Setup of job 2894:
Design pwmblink, start of the top module:
module pwmblink(
    input  logic clk,
    input  logic rst,
    output logic RGB_R,
    output logic RGB_B,
    output logic RGB_G
);
For scale: ~2300 cells after synthesis, ~5 I/O pins, roughly 18000 um2 of cells after synthesis.
Settings: LEC_CHECK=0, ABC_AREA=0, CAP_MARGIN=20, CELL_PAD_IN_SITES_DETAIL_PLACEMENT=2, CELL_PAD_IN_SITES_GLOBAL_PLACEMENT=1, CORE_ASPECT_RATIO=0.85, CORE_MARGIN=2, CORE_UTILIZATION=28, GPL_TIMING_DRIVEN=0, MAX_ROUTING_LAYER=met4, MIN_ROUTING_LAYER=met1, SETUP_SLACK_MARGIN=-1.02, SLEW_MARGIN=40; clock period 21.0 ns.
run.sh (not shown) runs the stock make flow with config.mk's settings and CLKGATE_MAP_FILE=.
To summarise job 2894: no stage aborted, but the layout did not pass its checks, failing on setup timing.
Relative to job 2894, the following input files were edited for job 4864:
- removing MAX_ROUTING_LAYER (formerly met4)
- removing SETUP_SLACK_MARGIN (formerly -1.02)
- changing SLEW_MARGIN from 40 to 20
- removing ABC_AREA (formerly 0)
- removing MIN_ROUTING_LAYER (formerly met1)
- removing CORE_ASPECT_RATIO (formerly 0.85)
- changing CORE_UTILIZATION from 28 to 68
- removing GPL_TIMING_DRIVEN (formerly 0)
- removing CELL_PAD_IN_SITES_DETAIL_PLACEMENT (formerly 2)
- removing CELL_PAD_IN_SITES_GLOBAL_PLACEMENT (formerly 1)
- changing the clock period (ns, I/O delays scaled along) from 21.0 to 24.2
==> comparison <==
- Job 4864 | status: complete | timing, DRC, antenna: pass
- Taking job 2894 as the reference, in job 4864 total detailed-routing wirelength moved down; cell area moved down; switching part of the total power moved down; count of cells along the worst register-to-register path moved down.

The RTL this note starts from:
==> flow/design.v <==
module pwmblink(
    input  logic clk,
    input  logic rst,
    output logic RGB_R,
    output logic RGB_B,
    output logic RGB_G
);
    parameter CLKMAX = 12000000;  
    logic [31:0] counter;
    logic [8:0] x;  
    logic [7:0] sharktooth;  
    logic [7:0] red;
    logic [7:0] green;
    logic [7:0] blue;
    always_ff @(posedge clk) begin
        if (rst) begin
            counter <= 0;
            x <= 0;
            sharktooth <= 0;
        end else begin
        if (counter >= CLKMAX/360) begin
            counter <= 0;
            if (x >= 359) begin
                x <= 0;
            end
            else begin
                x <= x + 1;
            end
            end
        else begin
            counter <= counter + 1;
        end
        sharktooth <= sharktooth + 1;
        end
    end
    always_comb begin
        if(x < 60) begin
            green = 255*x/60;
            blue = 0;
            red  = 255;
        end else if (x < 120) begin
            green = 255;
            blue = 0;
            red  = 255 - 255*(x-60)/60;
        end else if (x < 180) begin
            green = 255;
            blue = 255*(x-120)/60;
            red  = 0;
        end else if (x < 240) begin
            green = 255 - 255*(x-180)/60;
            blue = 255;
            red  = 0;
        end else if (x < 300) begin
            green = 0;
            blue = 255;
            red  = 255*(x-240)/60;
        end else begin
            green = 0;
            blue = 255 - 255*(x-300)/60;
            red  = 255;
        end
    end
    assign {RGB_R, RGB_G, RGB_B} = {sharktooth < red, sharktooth < green, sharktooth < blue};
endmodule
Settings: LEC_CHECK=0, CAP_MARGIN=20, CELL_PAD_IN_SITES_DETAIL_PLACEMENT=2, CORE_ASPECT_RATIO=0.85, CORE_MARGIN=2, CORE_UTILIZATION=25, GPL_TIMING_DRIVEN=0, MIN_ROUTING_LAYER=met1, SETUP_SLACK_MARGIN=5.0, SLEW_MARGIN=20; clock period 34.5 ns.
The starting point finished with timing, DRC and antenna clean.
Then changed:
- CELL_PAD_IN_SITES_DETAIL_PLACEMENT: 2 -> default
- CORE_ASPECT_RATIO: 0.85 -> default
- CORE_UTILIZATION: 25 -> 40
- GPL_TIMING_DRIVEN: 0 -> default
- MIN_ROUTING_LAYER: met1 -> default
- SETUP_SLACK_MARGIN: 5.0 -> default
- clock period: 34.5 -> 30.2 ns (I/O delays scaled with it)
Cell area went down by a few percent.
Global-route usage went up by 1.4 points.
Synthesized area does not change.
Die size went down by well over a third.
Register-to-register slack degrades by 2.8 ns.
Power goes down by a few percent.
Setup slack gains 0.26 ns.
Non-clock buffer count is lower by 45.
Count of clock-buffer cells in the layout is unchanged.
Core utilization rose by 15 points.
Routed wire length fell by a quarter to a third.
Then changed:
- CORE_UTILIZATION: 40 -> 72
- clock period: 30.2 -> 13.8 ns (I/O delays scaled with it)
Effect:
- Now the flow died in clock tree synthesis (4_1_cts) on DPL-0033
- die size drops by 44%
- synthesized area stays the same
- synthesized cell count is unchanged
Then changed:
- ABC_AREA: default -> 1
- CTS_CLUSTER_DIAMETER: default -> 382
- CTS_CLUSTER_SIZE: default -> 97
- PLACE_DENSITY: default -> 0.38
- clock period: 13.8 -> 13.5 ns (I/O delays scaled with it)
The changed run produced a layout that fails on negative setup slack.
Die size barely changes.
Synthesized area is about the same.
Synthesized cell count came out higher by 15%.
Then changed:
- ABC_AREA: 1 -> default
- CORE_UTILIZATION: 72 -> 40
- CTS_CLUSTER_DIAMETER: 382 -> default
- CTS_CLUSTER_SIZE: 97 -> default
- PLACE_DENSITY: 0.38 -> default
- clock period: 13.5 -> 40.0 ns (I/O delays scaled with it)
=> Now the flow ran to the end with no violations. Clock-buffer cell count is unchanged. Cell count came out lower by 10%. Design area came out lower by 12%. Combinational power came out lower by 76%. Critical path depth came out lower by 37. Setup slack gets better by 17 ns. Total power came out lower by 75%.

## P
RTL: the design.v shown in full above, as it stands there.
==> flow/config.mk <==
export PLATFORM = sky130hd
export DESIGN_NAME = pwmblink
export DESIGN_NICKNAME = pwmblink
export VERILOG_FILES = /design/flow/design.v
export SDC_FILE = /design/flow/constraint.sdc
export NUM_CORES = 4
export LEC_CHECK = 0
export ABC_AREA = 1
export CAP_MARGIN = 0
export CORE_MARGIN = 2
export CORE_UTILIZATION = 72
export CTS_CLUSTER_SIZE = 10
export PLACE_DENSITY = 0.42
export SLEW_MARGIN = 20
export TNS_END_PERCENT = 5
==> flow/constraint.sdc <==
create_clock -name core_clock -period 27.2 [get_ports {clk}]
set_input_delay 5.4400 -clock core_clock [delete_from_list [all_inputs] [get_ports {clk}]]
set_output_delay 5.4400 -clock core_clock [all_outputs]
set_load 0.01 [all_outputs]
P | status: complete | timing, DRC, antenna: pass
Modified inputs, Q compared to P
diff --git a/flow/config.mk b/flow/config.mk
--- a/flow/config.mk
+++ b/flow/config.mk
@@ -9 +9 @@
-export CAP_MARGIN = 0
+export CAP_MARGIN = 20
@@ -15 +14,0 @@
-export TNS_END_PERCENT = 5
==> flow/constraint.sdc <==
create_clock -name core_clock -period 34.8 [get_ports {clk}]
set_input_delay 6.9600 -clock core_clock [delete_from_list [all_inputs] [get_ports {clk}]]
set_output_delay 6.9600 -clock core_clock [all_outputs]
set_load 0.01 [all_outputs]
### Flow results
Reported for Q and P, synthesized cell area turned out identical to the last digit. Of Q and P, Q shows the lower tally of filler cells in the layout, with P above it. Number of buffers outside the clock class in the layout, Q and P: smaller value in P. Relative to P, sequential cell power has decreased by 22% in Q.
diff inputs: Q => R
diff --git a/flow/config.mk b/flow/config.mk
--- a/flow/config.mk
+++ b/flow/config.mk
@@ -11,3 +11,3 @@
-export CORE_UTILIZATION = 72
-export CTS_CLUSTER_SIZE = 10
-export PLACE_DENSITY = 0.42
+export CORE_UTILIZATION = 68
+export CTS_CLUSTER_SIZE = 97
+export PLACE_DENSITY = 0.38
==> flow/constraint.sdc <==
create_clock -name core_clock -period 13.5 [get_ports {clk}]
set_input_delay 2.7000 -clock core_clock [delete_from_list [all_inputs] [get_ports {clk}]]
set_output_delay 2.7000 -clock core_clock [all_outputs]
set_load 0.01 [all_outputs]
Between Q and R, the difference in global-route usage is negligible. For R, the destination of the critical timing path was RGB_R, unlike Q, where it was RGB_G. Comparing Q and R, the higher part of the total power dissipated in combinational logic was measured on R. Apart from R, each of Q and R ends the flow with a layout that passes the timing, design-rule and antenna checks. R ran in full, but the layout does not pass; the checks complain about negative setup slack. [compare] base=Q new=R: non-clock buffer count higher; area growth from synthesis to layout grew by 19 points. Re final worst slack: Q and R aren't equal, and the higher value belongs to Q. When the final numbers for Q and R were put side by side, the final core utilization turned out to be smaller in Q. Going from Q to R, number of cells after detailed placement climbed 206, register-to-register slack decreased 21760 ps.
Modified inputs, S compared to R
diff --git a/flow/config.mk b/flow/config.mk
--- a/flow/config.mk
+++ b/flow/config.mk
@@ -8,2 +8 @@
-export ABC_AREA = 1
-export CAP_MARGIN = 20
+export CAP_MARGIN = 5
@@ -12,2 +11 @@
-export CTS_CLUSTER_SIZE = 97
-export PLACE_DENSITY = 0.38
+export CTS_CLUSTER_DIAMETER = 341
==> flow/constraint.sdc <==
create_clock -name core_clock -period 13.8 [get_ports {clk}]
set_input_delay 2.7600 -clock core_clock [delete_from_list [all_inputs] [get_ports {clk}]]
set_output_delay 2.7600 -clock core_clock [all_outputs]
set_load 0.01 [all_outputs]
Findings:
On die boundary height, R and S are neck and neck.
Sequential fraction of the synthesis area: R vs S — no meaningful difference
Flow for S halted at global routing (5_1_grt), error code GRT-0232.
Synthesized cell count went down by more than 10% going from R to S.
As far as area share of fa/ha/maj cells after synthesis is concerned, R and S perform about the same.
Floorplan-stage core utilization essentially unchanged between S and R.
Going from R to S, area of the mapped netlist barely changed; area reported by Yosys stat barely changed; xor/xnor cell area share of the yosys netlist climbed 3.0 points.

## the reference run
RTL: the design.v shown in full above, as it stands there.
make LEC_CHECK=0 CAP_MARGIN=5 CORE_MARGIN=2 CORE_UTILIZATION=68 CTS_CLUSTER_DIAMETER=351 CTS_CLUSTER_SIZE=40 SETUP_SLACK_MARGIN=-0.28 SLEW_MARGIN=20 finish   # period 15.1 ns
The reference run | ERROR | 5_1_grt
For the trial run, these inputs were changed with respect to the reference run:
Settings: swapping 68 for 67 in CORE_UTILIZATION; clearing SETUP_SLACK_MARGIN, which used to be -0.28; clearing CTS_CLUSTER_SIZE, which used to be 40.
--- outcome ---
- The flow ran to completion for all of the trial run and the reference run but the reference run, which stopped partway.
- Flow for the reference run halted at 5_1_grt, error code GRT-0232.
- Completing all stages was not enough for the trial run: its layout failed the final checks because of negative setup slack.
- When the trial run is set beside the reference run, its horizontal die size turns out to be 1.2 um larger.
- Looking at area inside the core boundary across both flows, the trial run is the weaker of the two, with the reference run ahead.
- | number of buffers created by CTS | the trial run vs the reference run | ≈ equal |
- Diff the reference run -> the trial run | detailed placement HPWL | down by a few percent
- Going from the reference run to the trial run, the die area was enlarged.
- Summary of the comparison: placed standard-cell area is lower in the trial run, relative to the reference run.
- Looking at instance count after placement with tap cells included across the trial run and the reference run, the one that comes out lower is the trial run.
- For number of rows in the core area, the reference run and the trial run come out practically identical.
Power figures rest on the tool's default switching activity, not on a simulated workload.
